==> flow/design.v (excerpt) <==
module mac_array #(
    parameter NUM_CHANNELS = 4,
    parameter DATA_WIDTH = 8,
    parameter ACCUM_WIDTH = 32,
    parameter OUTPUT_WIDTH = 16
)(
    input  clk,
    input  rst_n,
    input  [NUM_CHANNELS-1:0] enable,
    input  [NUM_CHANNELS-1:0] clear_acc,
    input  [DATA_WIDTH*NUM_CHANNELS-1:0] input_data,
    input  [DATA_WIDTH*NUM_CHANNELS-1:0] weight,
    output [OUTPUT_WIDTH*NUM_CHANNELS-1:0] mac_out,
    output [OUTPUT_WIDTH*NUM_CHANNELS-1:0] activated_out,
    output [NUM_CHANNELS-1:0] valid,
    output [NUM_CHANNELS-1:0] overflow
);
    genvar i;
    generate
        for (i = 0; i < NUM_CHANNELS; i = i + 1) begin : mac_channels
            mac_unit #(
                .DATA_WIDTH(DATA_WIDTH),
                .ACCUM_WIDTH(ACCUM_WIDTH),
                .OUTPUT_WIDTH(OUTPUT_WIDTH)
            ) mac_inst (
                .clk(clk),
                .rst_n(rst_n),
                .enable(enable[i]),
                .clear_acc(clear_acc[i]),
                .input_data(input_data[DATA_WIDTH*(i+1)-1:DATA_WIDTH*i]),
                .weight(weight[DATA_WIDTH*(i+1)-1:DATA_WIDTH*i]),
                .mac_out(mac_out[OUTPUT_WIDTH*(i+1)-1:OUTPUT_WIDTH*i]),
                .activated_out(activated_out[OUTPUT_WIDTH*(i+1)-1:OUTPUT_WIDTH*i]),
                .valid(valid[i]),
                .overflow(overflow[i])
            );
        end
    endgenerate
endmodule
clock: 8.06 ns
lec_check: 0
cap_margin: 20
core_margin: 2
core_utilization: 69
cts_cluster_size: 24
setup_slack_margin: 1.48
slew_margin: 20
run.sh (not shown) runs the stock make flow with config.mk's settings and CLKGATE_MAP_FILE=.
The first run aborted during global routing with GRT-0232.
Change:
Settings changed: CORE_UTILIZATION 69 to 40, CTS_CLUSTER_SIZE 24 to default, SETUP_SLACK_MARGIN 1.48 to default.
Clock period 8.06 ns to 8.31 ns, I/O delays scaled along.
The new run passed the timing, design-rule and antenna checks.
Die area increases by 71%.
Synthesized area is unchanged.
Synthesized cell count does not change.
Change:
Settings changed: CORE_UTILIZATION 40 to 14.
Clock period 8.31 ns to 9.93 ns, I/O delays scaled along.
Die size rose to 2.8 times its value. Global-route usage went down by 12 points. Wire length is higher by 12%. Area after synthesis stays the same. Worst setup slack is better by 0.68 ns. Non-clock buffer count falls by 224. Critical path depth rose by 1. First-iteration DRC count rose by 12%.
Change:
Settings changed: CORE_UTILIZATION 14 to 44.
Clock period 9.93 ns to 4.93 ns, I/O delays scaled along.
What happened: The changed run reached the layout checks and failed them: negative setup slack. Power goes up to 3.5 times its value. Sequential power is higher by 100%. Count of clock-buffer cells in the layout climbs by 1. Synthesized cell count does not change. Wire length climbs by 3.9%. Via count climbs by about 13%.
Change:
Settings changed: CORE_UTILIZATION 44 to 40, GPL_TIMING_DRIVEN from default to 0, TNS_END_PERCENT from default to 65.
Clock period 4.93 ns to 8.5 ns, I/O delays scaled along.
This time the run completed with no timing, DRC or antenna violations.
Worst hold slack improves by 0.018 ns.
Setup slack improves by 2.3 ns.
First-iteration DRC count is higher by 14%.
Global-route usage is lower by 4.5 points.
Via count is lower by 8.7%.
Sequential power is lower by 45%.
Count of clock-buffer cells in the layout is lower by 3.
Non-clock buffer count is lower by 355.
Flip-flop count does not change.

* * *

build 85:
Starting RTL as in the previous note.
Design mac_array, start of the top module:
module mac_array #(
    parameter NUM_CHANNELS = 4,
    parameter DATA_WIDTH = 8,
    parameter ACCUM_WIDTH = 32,
    parameter OUTPUT_WIDTH = 16
)(
    input  clk,
    input  rst_n,
    input  [NUM_CHANNELS-1:0] enable,
    input  [NUM_CHANNELS-1:0] clear_acc,
    input  [DATA_WIDTH*NUM_CHANNELS-1:0] input_data,
    input  [DATA_WIDTH*NUM_CHANNELS-1:0] weight,
    output [OUTPUT_WIDTH*NUM_CHANNELS-1:0] mac_out,
    output [OUTPUT_WIDTH*NUM_CHANNELS-1:0] activated_out,
    output [NUM_CHANNELS-1:0] valid,
    output [NUM_CHANNELS-1:0] overflow
);
    genvar i;
    generate
        for (i = 0; i < NUM_CHANNELS; i = i + 1) begin : mac_channels
            mac_unit #(
                .DATA_WIDTH(DATA_WIDTH),
                .ACCUM_WIDTH(ACCUM_WIDTH),
                .OUTPUT_WIDTH(OUTPUT_WIDTH)
            ) mac_inst (
                .clk(clk),
                .rst_n(rst_n),
                .enable(enable[i]),
                .clear_acc(clear_acc[i]),
                .input_data(input_data[DATA_WIDTH*(i+1)-1:DATA_WIDTH*i]),
                .weight(weight[DATA_WIDTH*(i+1)-1:DATA_WIDTH*i]),
                .mac_out(mac_out[OUTPUT_WIDTH*(i+1)-1:OUTPUT_WIDTH*i]),
                .activated_out(activated_out[OUTPUT_WIDTH*(i+1)-1:OUTPUT_WIDTH*i]),
                .valid(valid[i]),
                .overflow(overflow[i])
            );
        end
    endgenerate
endmodule
export LEC_CHECK = 0
export CAP_MARGIN = 20
export CORE_MARGIN = 2
export CORE_UTILIZATION = 68
export CTS_CLUSTER_SIZE = 45
export HOLD_SLACK_MARGIN = -0.09
export MAX_ROUTING_LAYER = met4
export PLACE_DENSITY = 0.64
export SLEW_MARGIN = 20
export TNS_END_PERCENT = 5
create_clock -name core_clock -period 7.07 [get_ports {clk}]
[build 85] flow finished | final checks: failed | reasons: negative setup slack
The inputs of build 35 differ from those of build 85 as listed below.
- CORE_UTILIZATION now 70, was 68
- HOLD_SLACK_MARGIN no longer set, was -0.09
Findings:
- Total core area was higher in build 85 than in build 35.
- Between build 35 and build 85, the share of synthesized area occupied by flip-flops and latches does not differ in any meaningful way.
- Relative to build 85, die height has decreased by about 1.4% in build 35.
- The die of build 35 is smaller than the one used in build 85.
- Build 35 terminated abnormally: 5_1_grt reported ODB-0269.
- Die boundary width (build 35 over build 85): decrease, about 1.4%
- Between build 85 and build 35, the flow reports total of cells resized after clock tree synthesis decreasing by more than 10%.
- Against build 85 as the reference, build 35 delivers a lower cell row count.
- Of build 85 and build 35, the lower setup slack at placement belongs to build 85.
- Between build 85 and build 35, the area of placed instances figures differ only marginally.
[inputs] build 76 vs build 35
- CTS_CLUSTER_SIZE no longer set, was 45
- MAX_ROUTING_LAYER no longer set, was met4
- PLACE_DENSITY no longer set, was 0.64
- CORE_UTILIZATION now 58, was 70
- the clock period (ns, I/O delays scaled along) now 6.31, was 7.07
--- outcome ---
Build 76 completed end to end; final checks failed (negative setup slack). In build 76 the worst slack at placement turned out 590 ps lower than in build 35. Compared with build 35, build 76 improves HPWL after detailed placement. Of build 76 and build 35, build 35 shows the lower number of resized instances in the post-cts repair step, with build 76 above it. Build 76 gives more die span in x than build 35 did. Total die area, build 76 vs build 35: up by more than 10%. Floorplan core area ended up 6600 sq um higher on build 76 than on build 35. In the reports for build 76 and build 35, the larger floorplan utilization belongs to build 35.
Power figures rest on the tool's default switching activity, not on a simulated workload.
